==> zinc <==
==> flow/design.v (excerpt) <==
module cpu_8bit (
    input wire clk,
    input wire reset,
    input wire [7:0] data_in,
    output wire [7:0] data_out,
    output wire [7:0] address,
    output wire mem_write
);
    wire [7:0] instruction;
    wire [3:0] opcode;
    wire [3:0] operand;
    wire [7:0] alu_result;
    wire zero_flag;
    wire carry_flag;
    wire pc_inc;
    wire pc_load;
    wire ir_load;
    wire acc_load;
    wire mar_load;
    wire mdr_load;
    wire addr_sel;
    control_unit ctrl (
        .clk(clk),
        .reset(reset),
        .opcode(opcode),
        .zero_flag(zero_flag),
        .carry_flag(carry_flag),
        .pc_inc(pc_inc),
        .pc_load(pc_load),
        .ir_load(ir_load),
        .acc_load(acc_load),
        .mar_load(mar_load),
        .mdr_load(mdr_load),
        .addr_sel(addr_sel),
        .mem_write(mem_write)
    );
    datapath dp (
        .clk(clk),
        .reset(reset),
        .data_in(data_in),
        .pc_inc(pc_inc),
        .pc_load(pc_load),
        .ir_load(ir_load),
        .acc_load(acc_load),
        .mar_load(mar_load),
        .mdr_load(mdr_load),
        .addr_sel(addr_sel),
        .instruction(instruction),
        .opcode(opcode),
        .operand(operand),
        .alu_result(alu_result),
        .zero_flag(zero_flag),
        .carry_flag(carry_flag),
        .data_out(data_out),
        .address(address)
    );
endmodule
clock: 4.0 ns
lec_check: 0
cap_margin: 30
cell_pad_in_sites_detail_placement: 1
cell_pad_in_sites_global_placement: 3
core_aspect_ratio: 1.62
core_margin: 10
core_utilization: 68
cts_cluster_diameter: 104
gpl_routability_driven: 0
gpl_timing_driven: 0
max_routing_layer: met4
setup_slack_margin: 1.11
slew_margin: 5
tns_end_percent: 100
run.sh (not shown) runs the stock make flow with config.mk's settings and CLKGATE_MAP_FILE=.
==> inputs of sierra, as changes to zinc <==
- CAP_MARGIN: 30 -> 20
- CELL_PAD_IN_SITES_DETAIL_PLACEMENT: 1 -> unset
- CELL_PAD_IN_SITES_GLOBAL_PLACEMENT: 3 -> unset
- CORE_ASPECT_RATIO: 1.62 -> unset
- CORE_MARGIN: 10 -> 2
- CORE_UTILIZATION: 68 -> 40
- CTS_CLUSTER_DIAMETER: 104 -> unset
- GPL_ROUTABILITY_DRIVEN: 0 -> unset
- GPL_TIMING_DRIVEN: 0 -> unset
- MAX_ROUTING_LAYER: met4 -> unset
- SETUP_SLACK_MARGIN: 1.11 -> unset
- SLEW_MARGIN: 5 -> 20
- TNS_END_PERCENT: 100 -> unset
==> flow/constraint.sdc (replaced) <==
create_clock -name core_clock -period 2.02 [get_ports {clk}]
set_input_delay 0.4040 -clock core_clock [delete_from_list [all_inputs] [get_ports {clk}]]
set_output_delay 0.4040 -clock core_clock [all_outputs]
set_load 0.01 [all_outputs]
==> inputs of nickel, as changes to zinc <==
- CAP_MARGIN: 30 -> 20
- CELL_PAD_IN_SITES_DETAIL_PLACEMENT: 1 -> unset
- CELL_PAD_IN_SITES_GLOBAL_PLACEMENT: 3 -> unset
- CORE_ASPECT_RATIO: 1.62 -> unset
- CORE_MARGIN: 10 -> 2
- CTS_CLUSTER_DIAMETER: 104 -> unset
- GPL_ROUTABILITY_DRIVEN: 0 -> unset
- GPL_TIMING_DRIVEN: 0 -> unset
- MAX_ROUTING_LAYER: met4 -> unset
- SETUP_SLACK_MARGIN: 1.11 -> unset
- SLEW_MARGIN: 5 -> 20
- TNS_END_PERCENT: 100 -> unset
==> flow/constraint.sdc (replaced) <==
create_clock -name core_clock -period 2.71 [get_ports {clk}]
set_input_delay 0.5420 -clock core_clock [delete_from_list [all_inputs] [get_ports {clk}]]
set_output_delay 0.5420 -clock core_clock [all_outputs]
set_load 0.01 [all_outputs]
==> comparison table <==
item	nickel	zinc	sierra
Classification of the worst-slack hold path	reg -> reg	-	reg -> reg
Outcome	timing/DRC/antenna clean	stopped before the end	finished with violations
Failing step	-	3_1_place_gp_skip_io	-
Layout check failures	-	-	setup timing
Num CTS Buffers	5	-	5
Num Clock Sinks	40	-	40
Critical path launch point	data_in[0]	-	dp.instruction[6]$_DFFE_PP0P_
Number of fill cells in the layout	218	-	584
Non-Clock Inverter Count	13	-	13
CP Launch Type	primary input	-	register
Number of max-slew violations in the final report	0	-	0
Areal power density over the cells	1200 mW/mm2	-	1600 mW/mm2
Die Outline Area	0.00474 mm2	0.00727 mm2	0.00784 mm2
Top routing layer used	met4	-	met4
FF-to-FF Start	dp.instruction[4]$_DFFE_PP0P_	-	dp.instruction[6]$_DFFE_PP0P_
Post-route DRC	0	-	0
Sequential fraction of design power	0.275	-	0.232
Tightest hold margin	0.504 ns	-	0.504 ns
Sink of the worst hold path	dp.mdr[4]$_DFFE_PP0P_	-	dp.mdr[0]$_DFFE_PP0P_
Count of boundary I/O pins	27	-	27
Overall global routing resource usage	0.337	-	0.218
Reg-to-reg setup timing slack	0.14 ns	-	-0.27 ns
Post-CTS Repair Setup Buffers	0	-	7
DRT antenna net count	0	-	0
M1 wire length	3090 um	-	3770 um

---

==> inputs of run E <==
==> flow/design.v <==
module control_unit (
    input wire clk,
    input wire reset,
    input wire [3:0] opcode,
    input wire zero_flag,
    input wire carry_flag,
    output reg pc_inc,
    output reg pc_load,
    output reg ir_load,
    output reg acc_load,
    output reg mar_load,
    output reg mdr_load,
    output reg addr_sel,
    output reg mem_write
);
    localparam [2:0] 
        FETCH     = 3'b000,
        DECODE    = 3'b001,
        EXECUTE   = 3'b010,
        MEM_READ  = 3'b011,
        MEM_WRITE = 3'b100;
    reg [2:0] current_state, next_state;
    always @(posedge clk or posedge reset) begin
        if (reset)
            current_state <= FETCH;
        else
            current_state <= next_state;
    end
    always @(*) begin
        next_state = current_state;  
        case (current_state)
            FETCH: next_state = DECODE;
            DECODE: next_state = EXECUTE;
            EXECUTE: begin
                case (opcode)
                    4'b0001, 4'b0010, 4'b0011: next_state = MEM_READ;  
                    4'b0100: next_state = MEM_READ;   
                    4'b0101: next_state = MEM_WRITE;  
                    4'b1001: next_state = FETCH;      
                    4'b1010: next_state = FETCH;      
                    4'b1011: next_state = FETCH;      
                    default: next_state = FETCH;
                endcase
            end
            MEM_READ: next_state = FETCH;
            MEM_WRITE: next_state = FETCH;
            default: next_state = FETCH;
        endcase
    end
always @(*) begin
    pc_inc = 1'b0;
    pc_load = 1'b0;
    ir_load = 1'b0;
    acc_load = 1'b0;
    mar_load = 1'b0;
    mdr_load = 1'b0;
    addr_sel = 1'b0;
    mem_write = 1'b0;
    case (current_state)
        FETCH: begin
            pc_inc = 1'b1;
            ir_load = 1'b1;
        end
        DECODE: begin
            mar_load = 1'b1;
        end
        EXECUTE: begin
            case (opcode)
                4'b0101: begin   
                    mdr_load = 1'b1;
                end
                4'b0110: begin   
                    acc_load = 1'b1;
                end
                4'b0111: begin   
                    acc_load = 1'b1;
                end
                4'b1000: begin   
                    acc_load = 1'b1;
                end
                4'b1001: begin   
                    pc_load = 1'b1;
                end
                4'b1010: begin   
                    pc_load = zero_flag;
                end
                4'b1011: begin   
                    pc_load = carry_flag;
                end
                default: begin   
                end
            endcase
        end
        MEM_READ: begin   
            addr_sel = 1'b1;
            acc_load = 1'b1;
        end
        MEM_WRITE: begin
            addr_sel = 1'b1;
            mem_write = 1'b1;
        end
    endcase
end
endmodule
module datapath (
    input wire clk,
    input wire reset,
    input wire [7:0] data_in,
    input wire pc_inc,
    input wire pc_load,
    input wire ir_load,
    input wire acc_load,
    input wire mar_load,
    input wire mdr_load,
    input wire addr_sel,
    output reg [7:0] instruction,
    output reg [3:0] opcode,
    output reg [3:0] operand,
    output reg [7:0] alu_result,
    output reg zero_flag,
    output reg carry_flag,
    output reg [7:0] data_out,
    output reg [7:0] address
);
    reg [7:0] pc;         
    reg [7:0] acc;        
    reg [7:0] mar;        
    reg [7:0] mdr;        
    reg       carry;      
    reg [8:0] alu_temp;   
    always @(posedge clk or posedge reset) begin
        if (reset)
            instruction <= 8'b0;
        else if (ir_load)
            instruction <= data_in;
    end
    always @(*) begin
        opcode = instruction[7:4];
        operand = instruction[3:0];
    end
    always @(posedge clk or posedge reset) begin
        if (reset)
            pc <= 8'b0;
        else if (pc_load)
            pc <= {4'b0, operand};   
        else if (pc_inc)
            pc <= pc + 1;            
    end
    always @(posedge clk or posedge reset) begin
        if (reset) begin
            acc <= 8'b0;
            carry <= 1'b0;
        end else if (acc_load) begin
            acc <= alu_result;
            carry <= alu_temp[8];
        end
    end
    always @(posedge clk or posedge reset) begin
        if (reset)
            mar <= 8'b0;
        else if (mar_load)
            mar <= {4'b0, operand};  
    end
    always @(posedge clk or posedge reset) begin
        if (reset)
            mdr <= 8'b0;
        else if (mdr_load)
            mdr <= acc;  
    end
    always @(*) begin
        alu_temp = 9'b0;
        case (opcode)
            4'b0001: alu_temp = {1'b0, acc} + {1'b0, data_in};  
            4'b0010: alu_temp = {1'b0, acc} - {1'b0, data_in};  
            4'b0011: alu_temp = acc & data_in;                  
            4'b0100: alu_temp = data_in;                        
            4'b0110: alu_temp = ~{1'b0, acc};                   
            4'b0111: alu_temp = {acc, 1'b0};                    
            4'b1000: alu_temp = {1'b0, acc[7:1]};               
            default: alu_temp = {1'b0, acc};
        endcase
        alu_result = alu_temp[7:0];
        carry_flag = carry;
        zero_flag = (acc == 8'b0);
    end
    always @(*) begin
        data_out = mdr;
        address = (addr_sel) ? mar : pc;
    end
endmodule
module cpu_8bit (
    input wire clk,
    input wire reset,
    input wire [7:0] data_in,
    output wire [7:0] data_out,
    output wire [7:0] address,
    output wire mem_write
);
    wire [7:0] instruction;
    wire [3:0] opcode;
    wire [3:0] operand;
    wire [7:0] alu_result;
    wire zero_flag;
    wire carry_flag;
    wire pc_inc;
    wire pc_load;
    wire ir_load;
    wire acc_load;
    wire mar_load;
    wire mdr_load;
    wire addr_sel;
    control_unit ctrl (
        .clk(clk),
        .reset(reset),
        .opcode(opcode),
        .zero_flag(zero_flag),
        .carry_flag(carry_flag),
        .pc_inc(pc_inc),
        .pc_load(pc_load),
        .ir_load(ir_load),
        .acc_load(acc_load),
        .mar_load(mar_load),
        .mdr_load(mdr_load),
        .addr_sel(addr_sel),
        .mem_write(mem_write)
    );
    datapath dp (
        .clk(clk),
        .reset(reset),
        .data_in(data_in),
        .pc_inc(pc_inc),
        .pc_load(pc_load),
        .ir_load(ir_load),
        .acc_load(acc_load),
        .mar_load(mar_load),
        .mdr_load(mdr_load),
        .addr_sel(addr_sel),
        .instruction(instruction),
        .opcode(opcode),
        .operand(operand),
        .alu_result(alu_result),
        .zero_flag(zero_flag),
        .carry_flag(carry_flag),
        .data_out(data_out),
        .address(address)
    );
endmodule
==> flow/run.sh <==
#!/bin/bash
# the make line also repeats each setting of config.mk as NAME=value (left out here)
make -C /OpenROAD-flow-scripts/flow DESIGN_CONFIG=/design/flow/config.mk WORK_HOME=/design/flow/orfs CLKGATE_MAP_FILE= finish
==> flow/config.mk <==
export PLATFORM = sky130hd
export DESIGN_NAME = cpu_8bit
export DESIGN_NICKNAME = cpu_8bit
export VERILOG_FILES = /design/flow/design.v
export SDC_FILE = /design/flow/constraint.sdc
export NUM_CORES = 4
export LEC_CHECK = 0
export CAP_MARGIN = 20
export CORE_MARGIN = 2
export CORE_UTILIZATION = 72
export PLACE_DENSITY = 0.95
export SLEW_MARGIN = 20
export TNS_END_PERCENT = 5
==> flow/constraint.sdc <==
create_clock -name core_clock -period 3.33 [get_ports {clk}]
set_input_delay 0.6660 -clock core_clock [delete_from_list [all_inputs] [get_ports {clk}]]
set_output_delay 0.6660 -clock core_clock [all_outputs]
set_load 0.01 [all_outputs]
==> inputs of run G, as changes to run E <==
ABC_AREA = 1   (was not set)
PLACE_DENSITY = 0.65   (was 0.95)
SETUP_SLACK_MARGIN = -0.18   (was not set)
TNS_END_PERCENT = not set   (was 5)
==> flow/constraint.sdc (replaced) <==
create_clock -name core_clock -period 2.14 [get_ports {clk}]
set_input_delay 0.4280 -clock core_clock [delete_from_list [all_inputs] [get_ports {clk}]]
set_output_delay 0.4280 -clock core_clock [all_outputs]
set_load 0.01 [all_outputs]
==> inputs of run P, as changes to run E <==
CORE_MARGIN = 5   (was 2)
CORE_UTILIZATION = 52   (was 72)
CTS_CLUSTER_DIAMETER = 216   (was not set)
CTS_CLUSTER_SIZE = 100   (was not set)
PLACE_DENSITY = not set   (was 0.95)
TNS_END_PERCENT = 15   (was 5)
==> flow/constraint.sdc (replaced) <==
create_clock -name core_clock -period 4.0 [get_ports {clk}]
set_input_delay 0.8000 -clock core_clock [delete_from_list [all_inputs] [get_ports {clk}]]
set_output_delay 0.8000 -clock core_clock [all_outputs]
set_load 0.01 [all_outputs]
==> inputs of run R, as changes to run E <==
CORE_UTILIZATION = 29   (was 72)
PLACE_DENSITY = not set   (was 0.95)
TNS_END_PERCENT = not set   (was 5)
==> flow/constraint.sdc (replaced) <==
create_clock -name core_clock -period 3.24 [get_ports {clk}]
set_input_delay 0.6480 -clock core_clock [delete_from_list [all_inputs] [get_ports {clk}]]
set_output_delay 0.6480 -clock core_clock [all_outputs]
set_load 0.01 [all_outputs]
==> results.txt <==
Physical implementation.

- The tool reported: "[ERROR DPL-0038] Utilization greater than 100%, impossible to legalize".
- The run stopped with a tool error.
- The stage where the run came to a stop is global routing (5_1_grt).
- The post-CTS setup buffer count is 5.
- Yosys attributes the largest share of cell area to sky130_fd_sc_hd__dfrtp_1, sky130_fd_sc_hd__nand2_1, sky130_fd_sc_hd__nand3_1.
- The post-synthesis chip area from yosys is ~2800 um^2.
- The portion of synthesized cell area occupied by the leading cell type is 0.361.
- Per the post-place timing report, worst setup slack is -0.811 ns.
- The most frequent cell after synthesis is sky130_fd_sc_hd__nand2_1.
- Of the total synthesized cell area, the portion taken by AND, OR, NAND and NOR gates is 0.350.
- The portion of netlist area occupied by mux cells is 0.0122.
- Once the clock tree was built, the resizer swapped 25 gates to a different size.
(the above is from run G)
==> results.txt <==
Flow results.

- The run finished with no timing, DRC or antenna violations.
- The flip-flop and latch share of the layout cell area is 0.310.
- The number of resized instances in the post-cts repair step is 0.
- The tree is rooted in a sky130_fd_sc_hd__clkbuf_8.
- The simple logic cell fraction of the synthesized area is 0.209.
- The main area contributors are sky130_fd_sc_hd__dfrtp_1, sky130_fd_sc_hd__mux2_2, sky130_fd_sc_hd__ha_1.
- The placement summary gives the final routability congestion estimate as 0.983.
- The number of standard cells reported by yosys is ~300.
- The instance count along the most critical hold path is 1.
- The setup slack after placement is 0.0576 ns.
- The number of setup buffers added after CTS is 0.
- The layout report gives the multi-input gate share of total cell area as 0.531.
- The critical path start-end classification is reg2out.
- The summed instance area of the synthesized netlist is about 2900 um^2.
- The portion of synthesized cell area occupied by the leading cell type is 0.350.
(the above is from run E)
==> results.txt <==
Flow results.

- The setup slack after placement is 0.0297 ns.
- The main area contributors are sky130_fd_sc_hd__dfrtp_1, sky130_fd_sc_hd__mux2_2, sky130_fd_sc_hd__ha_1.
- The area fraction of the largest cell type after synthesis is 0.350.
- The first-pass iteration count of the detailed router is 4.
- The run finished with no timing, DRC or antenna violations.
- The share of total power in the clock network is 0.129.
- The post-CTS setup buffer count is 0.
- The post-synthesis chip area from yosys is ~2900 um^2.
- The post-layout worst setup margin is 0.345 ns.
- The final core utilization is 0.351.
- In this run, the synthesized area fraction spent on and/or/nand/nor cells is recorded as 0.209.
- Across all layers, the routed design uses about 2400 vias.
- The portion of netlist area occupied by mux cells is 0.101.
- After clock tree synthesis, the repair step resized 0 gates.
- Setup repair after global routing left no endpoint under its margin.
(the above is from run R)
==> results.txt <==
Flow results.

- The run finished with no timing, DRC or antenna violations.
- The simple logic cell fraction of the synthesized area is 0.209.
- The most frequently used library cell after synthesis is sky130_fd_sc_hd__dfrtp_1.
- Per the CTS log, the maximum H-tree level is 2.
- In the per-layer breakdown of the detailed-route log, met1 shows roughly 3300 um.
- The biggest slice of the area belongs to logic gates.
- The worst slew slack as a fraction of its limit is 0.535.
- The worst reg2reg path depth is 10.
- The chip footprint is 7080 um^2.
- After detailed routing, the number of vias per cell comes to 5.89.
- The sum of net half-perimeters after detailed placement is about 5000 um.
- Measured against the total synthesized area, the mux share comes to 0.101.
- For this run, the top clock speed supported by timing is between 300 and 400 MHz.
- The post-CTS setup buffer count is 0.
- The setup slack after placement is ~0.57 ns.
- The flow reports power dissipated in sequential cells as around 0.0008 W.
- The number of clock buffer instances in the layout is 5.
- The portion of synthesized cell area occupied by the leading cell type is 0.350.
- Detailed routing inserted a total of 2346 vias.
- In the post-synthesis netlist, the biggest area contributors are sky130_fd_sc_hd__dfrtp_1, sky130_fd_sc_hd__mux2_2, sky130_fd_sc_hd__ha_1.
- The slew of the pin with the lowest slew margin is between 0.6 and 0.7 ns.
(the above is from run P)
Power is estimated from default activity; no workload was simulated.
